==> flow/design.v (excerpt) <==
module minimax(
   opt, move,
   grid, column_counts, player, sw, clk
);
input [83:0] grid;
input [20:0] column_counts;
input player;
input sw;
input clk;
output [6:0] opt;
output move;
reg [83:0] grid_copy;
reg [83:0] grid_copy_2;
reg aimoved;
reg opponentmoved;
reg [6:0] ai;
reg [6:0] opponent;
reg [2:0] index;
reg move_r;
assign move = move_r;
reg initial_score;
reg [6:0] count;  
reg [2:0] column;
reg [6:0] opt_r;
assign opt = opt_r;
wire [8:0] optscore;
reg [8:0] optscore_r;
assign optscore = optscore_r;
wire [8:0] score;
wire [8:0] curscore;
reg [8:0] curscore_r;
assign curscore = curscore_r;
score score_(
   .score (score),
   .grid (grid_copy_2), .ai (ai), .opponent (opponent), .clk (clk)
    );
always @(posedge clk)
begin
  if (player == 0 || !sw)
  begin
    count = 0;
    move_r = 0;
    optscore_r = 0;
    opt_r = 1;
	 curscore_r = 0;
  end
  else if (count == 105)
  begin
    if(curscore >= optscore && aimoved)
    begin
      opt_r = ai;
      optscore_r = curscore_r;
    end
    move_r = 1;
    count = (count + 1) % 128;
  end
  else if (count > 105)
  begin
    move_r = 0;
  end
  else if (count % 15 == 0)
  begin
    if(count == 0)
    begin
      optscore_r = 0;
    end
    else if(curscore >= optscore && aimoved)
    begin
      opt_r = ai;
      optscore_r = curscore_r;
    end
	 initial_score = 1;
    if(column_counts[(count / 15)*3 + 2-:3] < 6)
    begin
	   column = (count / 15) % 8;
      grid_copy = grid;
      grid_copy[13 - (count / 15)*2 + column_counts[(count / 15)*3 + 2-:3] * 14-:2] = 2'b10;
      aimoved = 1;
  ...
Size in the first run: roughly 220 flip-flops, about 120 I/O pins, roughly 30000 um2 of cells after synthesis.
==> flow/config.mk <==
export PLATFORM = sky130hd
export DESIGN_NAME = minimax
export DESIGN_NICKNAME = minimax
export VERILOG_FILES = /design/flow/design.v
export SDC_FILE = /design/flow/constraint.sdc
export NUM_CORES = 4
export LEC_CHECK = 0
export ABC_AREA = 0
export CAP_MARGIN = 20
export CELL_PAD_IN_SITES_DETAIL_PLACEMENT = 0
export CELL_PAD_IN_SITES_GLOBAL_PLACEMENT = 0
export CORE_ASPECT_RATIO = 1.13
export CORE_MARGIN = 2
export CORE_UTILIZATION = 58
export CTS_CLUSTER_DIAMETER = 136
export GPL_TIMING_DRIVEN = 1
export SETUP_SLACK_MARGIN = -0.59
export SLEW_MARGIN = 25
export TNS_END_PERCENT = 5
==> flow/constraint.sdc <==
create_clock -name core_clock -period 9.33 [get_ports {clk}]
set_input_delay 1.8660 -clock core_clock [delete_from_list [all_inputs] [get_ports {clk}]]
set_output_delay 1.8660 -clock core_clock [all_outputs]
set_load 0.01 [all_outputs]
run.sh (not shown) runs the stock make flow with config.mk's settings and CLKGATE_MAP_FILE=.
The baseline completed, yet does not pass: negative setup slack.
==> next run, changes <==
Settings changed: HOLD_SLACK_MARGIN from default to -0.09, SETUP_SLACK_MARGIN -0.59 to default.
- The changed run finished with negative setup slack left
- total power goes up by 0.82%
- routed wire length goes down by 0.49%
- non-clock buffer count goes down by 26
- clock skew goes down by 0.0044 ns
- cell count goes down by 0.41%
==> next run, changes <==
Settings changed: CTS_CLUSTER_DIAMETER 136 to 49, CTS_CLUSTER_SIZE from default to 51, HOLD_SLACK_MARGIN -0.09 to 0.28, PLACE_DENSITY_LB_ADDON from default to 0.03, TNS_END_PERCENT 5 to default.
Clock period 9.33 ns to 7.94 ns, I/O delays scaled along.
What happened: This time the run died in 5_1_grt (GRT-0232); area after synthesis is unchanged; synthesized cell count is unchanged; die area does not change.


## v16
minimax again, from the RTL that the note above started with.
make LEC_CHECK=0 ABC_AREA=0 CAP_MARGIN=20 CELL_PAD_IN_SITES_DETAIL_PLACEMENT=0 CELL_PAD_IN_SITES_GLOBAL_PLACEMENT=0 CORE_ASPECT_RATIO=1.13 CORE_MARGIN=2 CORE_UTILIZATION=58 CTS_CLUSTER_DIAMETER=51 CTS_CLUSTER_SIZE=51 GPL_TIMING_DRIVEN=1 HOLD_SLACK_MARGIN=0.28 PLACE_DENSITY_LB_ADDON=0.03 SLEW_MARGIN=25 finish   # period 7.94 ns
In the summary table, v16 is marked failed, with error GRT-0232 raised in global routing.
Here is what was changed in the inputs of v53 compared with v16.
-- flow/config.mk --
<<< v16, line 15
export CTS_CLUSTER_DIAMETER = 51
export CTS_CLUSTER_SIZE = 51
>>> v53, line 15
export CTS_CLUSTER_DIAMETER = 136
<<< v16, line 18
export HOLD_SLACK_MARGIN = 0.28
export PLACE_DENSITY_LB_ADDON = 0.03
>>> v53, line 17
export HOLD_SLACK_MARGIN = -0.09
export MAX_ROUTING_LAYER = met4
export SETUP_SLACK_MARGIN = 1.68
<<< v16, line 21
>>> v53, line 21
export TNS_END_PERCENT = 5
==> flow/constraint.sdc <==
create_clock -name core_clock -period 6.03 [get_ports {clk}]
set_input_delay 1.2060 -clock core_clock [delete_from_list [all_inputs] [get_ports {clk}]]
set_output_delay 1.2060 -clock core_clock [all_outputs]
set_load 0.01 [all_outputs]
--- outcome ---
On final estimated routing congestion in global placement: between v16 and v53, it ends up higher for v53. Final checks on v53, whose flow otherwise completed, came back failing, citing max-capacitance violations, max-slew violations, negative setup slack. On core box area, v16 and v53 are neck and neck. Reported for v16 and v53, floorplan utilization turned out identical to the last digit. Re number of cells produced by synthesis: no difference whatsoever between v16 and v53. Delta (v53 minus v16): placed cell count moved up, total cell area reported by yosys after synthesis level.
The inputs of v3 differ from those of v53 as listed below.
-- flow/config.mk --
<<< v53, line 14
export CORE_UTILIZATION = 58
>>> v3, line 14
export CORE_UTILIZATION = 47
<<< v53, line 17
export HOLD_SLACK_MARGIN = -0.09
export MAX_ROUTING_LAYER = met4
export SETUP_SLACK_MARGIN = 1.68
>>> v3, line 17
<<< v53, line 21
export TNS_END_PERCENT = 5
>>> v3, line 18
==> flow/constraint.sdc <==
create_clock -name core_clock -period 9.33 [get_ports {clk}]
set_input_delay 1.8660 -clock core_clock [delete_from_list [all_inputs] [get_ports {clk}]]
set_output_delay 1.8660 -clock core_clock [all_outputs]
set_load 0.01 [all_outputs]
[summary]
v3: complete, dirty (negative setup slack)
From v3 to v53, count of library flops with an enable pin did not move at all.
Across both runs, wire length per cell after detailed routing was lower for v3 than for v53.
Compared to v53, v3 was floorplanned on a bigger die.
Compared v3 vs v53, and clock network fraction of design power is up in v3.
Compared v3 vs v53, and fraction of met1 tracks used by global routing is down in v3.
Edits applied to the flow inputs when going from v3 to v26:
==> flow/config.mk <==
export PLATFORM = sky130hd
export DESIGN_NAME = minimax
export DESIGN_NICKNAME = minimax
export VERILOG_FILES = /design/flow/design.v
export SDC_FILE = /design/flow/constraint.sdc
export NUM_CORES = 4
export LEC_CHECK = 0
export CAP_MARGIN = 20
export CORE_MARGIN = 2
export CORE_UTILIZATION = 56
export SLEW_MARGIN = 20
==> flow/constraint.sdc <==
create_clock -name core_clock -period 6.0 [get_ports {clk}]
set_input_delay 1.2000 -clock core_clock [delete_from_list [all_inputs] [get_ports {clk}]]
set_output_delay 1.2000 -clock core_clock [all_outputs]
set_load 0.01 [all_outputs]
Findings:
- Of v26 and v3, only v26 never reached the final stage.
- Comparing v26 and v3, chip width is higher on v3.
- Xor-xnor portion of the synthesized cell area came out exactly the same in v26 and v3.
- v3 → v26: number of setup buffers added after CTS has increased, number of placement rows has decreased, post-synthesis cell count essentially unchanged, number of gates resized after cts now sits higher.
- Sort v26 and v3 by placement-stage worst setup slack, descending, and v3 comes first.
- Diff v3 -> v26: clock net sink count did not really move; post-synthesis instance area comparable; placer congestion estimate +about 6.4%; chip footprint shrank by 16%.
[inputs] v23 vs v26
-- flow/config.mk --
<<< v26, line 10
export CORE_UTILIZATION = 56
>>> v23, line 10
export CORE_UTILIZATION = 59
export SETUP_SLACK_MARGIN = 2.53
==> flow/constraint.sdc <==
create_clock -name core_clock -period 8.62 [get_ports {clk}]
set_input_delay 1.7240 -clock core_clock [delete_from_list [all_inputs] [get_ports {clk}]]
set_output_delay 1.7240 -clock core_clock [all_outputs]
set_load 0.01 [all_outputs]
--- outcome ---
The runs compared here, v23 and v26, all ended either early or with open violations. In the metrics for v23 and v26, the one carrying the higher horizontal extent of the die is v26. Taking v26 as the reference point, the cell count after placement of v23 falls by 208. Total setup buffers inserted after CTS: v23 vs v26 down 6.0%. Maximum level of the CTS H-tree: v26 vs v23 identical.


exp/willow:
minimax again, from the RTL that the note above started with.
clock: 17.6 ns
lec_check: 0
cap_margin: 20
cell_pad_in_sites_detail_placement: 1
cell_pad_in_sites_global_placement: 1
core_margin: 2
core_utilization: 66
cts_cluster_diameter: 120
gpl_routability_driven: 1
min_routing_layer: met1
setup_slack_margin: -0.04
slew_margin: 30
3_5_place_dp: exp/willow exited with error
## Diff of input files: exp/violet against exp/willow
# exp/willow
export LEC_CHECK = 0
export CAP_MARGIN = 20
export CELL_PAD_IN_SITES_DETAIL_PLACEMENT = 1
export CELL_PAD_IN_SITES_GLOBAL_PLACEMENT = 1
export CORE_MARGIN = 2
export CORE_UTILIZATION = 66
export CTS_CLUSTER_DIAMETER = 120
export GPL_ROUTABILITY_DRIVEN = 1
export MIN_ROUTING_LAYER = met1
export SETUP_SLACK_MARGIN = -0.04
export SLEW_MARGIN = 30
create_clock -name core_clock -period 17.6 [get_ports {clk}]
# exp/violet
export LEC_CHECK = 0
export CAP_MARGIN = 20
export CELL_PAD_IN_SITES_DETAIL_PLACEMENT = 1
export CELL_PAD_IN_SITES_GLOBAL_PLACEMENT = 1
export CORE_MARGIN = 2
export CORE_UTILIZATION = 65
export CTS_CLUSTER_DIAMETER = 120
export GPL_ROUTABILITY_DRIVEN = 0
export MIN_ROUTING_LAYER = met2
export SETUP_SLACK_MARGIN = -0.04
export SLEW_MARGIN = 30
create_clock -name core_clock -period 17.6 [get_ports {clk}]
--- outcome ---
- Status(exp/violet) = ERROR, stage = 5_1_grt
- Going from exp/willow to exp/violet, row count grew slightly.
- Diff exp/willow -> exp/violet: area of the die went up; cell total in the yosys stat output did not really move; die span in y went up.
Inputs modified between exp/violet and exp/nickel:
# exp/violet
export LEC_CHECK = 0
export CAP_MARGIN = 20
export CELL_PAD_IN_SITES_DETAIL_PLACEMENT = 1
export CELL_PAD_IN_SITES_GLOBAL_PLACEMENT = 1
export CORE_MARGIN = 2
export CORE_UTILIZATION = 65
export CTS_CLUSTER_DIAMETER = 120
export GPL_ROUTABILITY_DRIVEN = 0
export MIN_ROUTING_LAYER = met2
export SETUP_SLACK_MARGIN = -0.04
export SLEW_MARGIN = 30
create_clock -name core_clock -period 17.6 [get_ports {clk}]
# exp/nickel
export LEC_CHECK = 0
export CAP_MARGIN = 20
export CORE_MARGIN = 2
export CORE_UTILIZATION = 51
export CTS_CLUSTER_SIZE = 62
export SLEW_MARGIN = 20
create_clock -name core_clock -period 8.56 [get_ports {clk}]
==> comparison <==
Complete run, failing final checks: exp/nickel, reason setup timing.
exp/violet did not make it past 5_1_grt, where a tool error ended it.
Looking at starting density of the core, exp/nickel sits 14 points below exp/violet.
| post-cts gate resize count | lower: exp/violet |
The run showing the greater chip area is exp/nickel.
Synthesized chip area reported by yosys across exp/violet and exp/nickel: no real change.
exp/violet and exp/nickel ended up with roughly the same area after synthesis.
exp/nickel vs. exp/violet: die outline width went up by about 13%.
Modified inputs, exp/yarrow compared to exp/nickel
# exp/nickel
export LEC_CHECK = 0
export CAP_MARGIN = 20
export CORE_MARGIN = 2
export CORE_UTILIZATION = 51
export CTS_CLUSTER_SIZE = 62
export SLEW_MARGIN = 20
create_clock -name core_clock -period 8.56 [get_ports {clk}]
# exp/yarrow
export LEC_CHECK = 0
export CAP_MARGIN = 20
export CORE_MARGIN = 2
export CORE_UTILIZATION = 69
export CTS_CLUSTER_SIZE = 98
export SLEW_MARGIN = 20
create_clock -name core_clock -period 7.33 [get_ports {clk}]
Notes after the runs:
exp/yarrow: it failed during 4_1_cts, and the tool reported DPL-0038.
exp/yarrow and exp/nickel ended up with roughly the same count of cell types in the netlist.
Going from exp/nickel to exp/yarrow, number of placement rows decreased 13, height of the chip decreased 14%, share of synthesized cell area in and-or and or-and compound cells essentially unchanged, initial core utilization increased 19 points.
Comparing exp/yarrow and exp/nickel, area of the placeable core is higher on exp/nickel.
Count of buffers inserted at the top-level ports: exp/yarrow vs exp/nickel identical
The die footprint in exp/yarrow is 0.74 times that in exp/nickel.
exp/yarrow against exp/nickel: horizontal die size fell 14%, pre-CTS setup slack now sits lower.
diff inputs: exp/yarrow => exp/fjord
# exp/yarrow
export LEC_CHECK = 0
export CAP_MARGIN = 20
export CORE_MARGIN = 2
export CORE_UTILIZATION = 69
export CTS_CLUSTER_SIZE = 98
export SLEW_MARGIN = 20
create_clock -name core_clock -period 7.33 [get_ports {clk}]
# exp/fjord
export LEC_CHECK = 0
export CAP_MARGIN = 20
export CORE_MARGIN = 2
export CORE_UTILIZATION = 72
export CTS_CLUSTER_DIAMETER = 394
export SLEW_MARGIN = 20
create_clock -name core_clock -period 7.79 [get_ports {clk}]
Results
exp/fjord: DPL-0038 in 4_1_cts -> run aborted. Die width ended up 4.4 um lower on exp/fjord than on exp/yarrow. exp/yarrow -> exp/fjord: post-detailed-placement half-perimeter wirelength increased by a little under 10%. exp/yarrow -> exp/fjord: yosys stat cell total delta 0, exact match. As far as synthesized-area fraction occupied by xor and xnor cells goes, exp/fjord and exp/yarrow are indistinguishable; the numbers are identical. On net count after synthesis, exp/yarrow tracks exp/fjord almost exactly. For the die area, exp/fjord came in 4.1% lower than exp/yarrow did. Compared exp/yarrow against exp/fjord; mean cell area of the mapped netlist within noise. The weighted congestion reported at the end of routability-driven placement on exp/yarrow is in line with that on exp/fjord.
Power figures rest on the tool's default switching activity, not on a simulated workload.
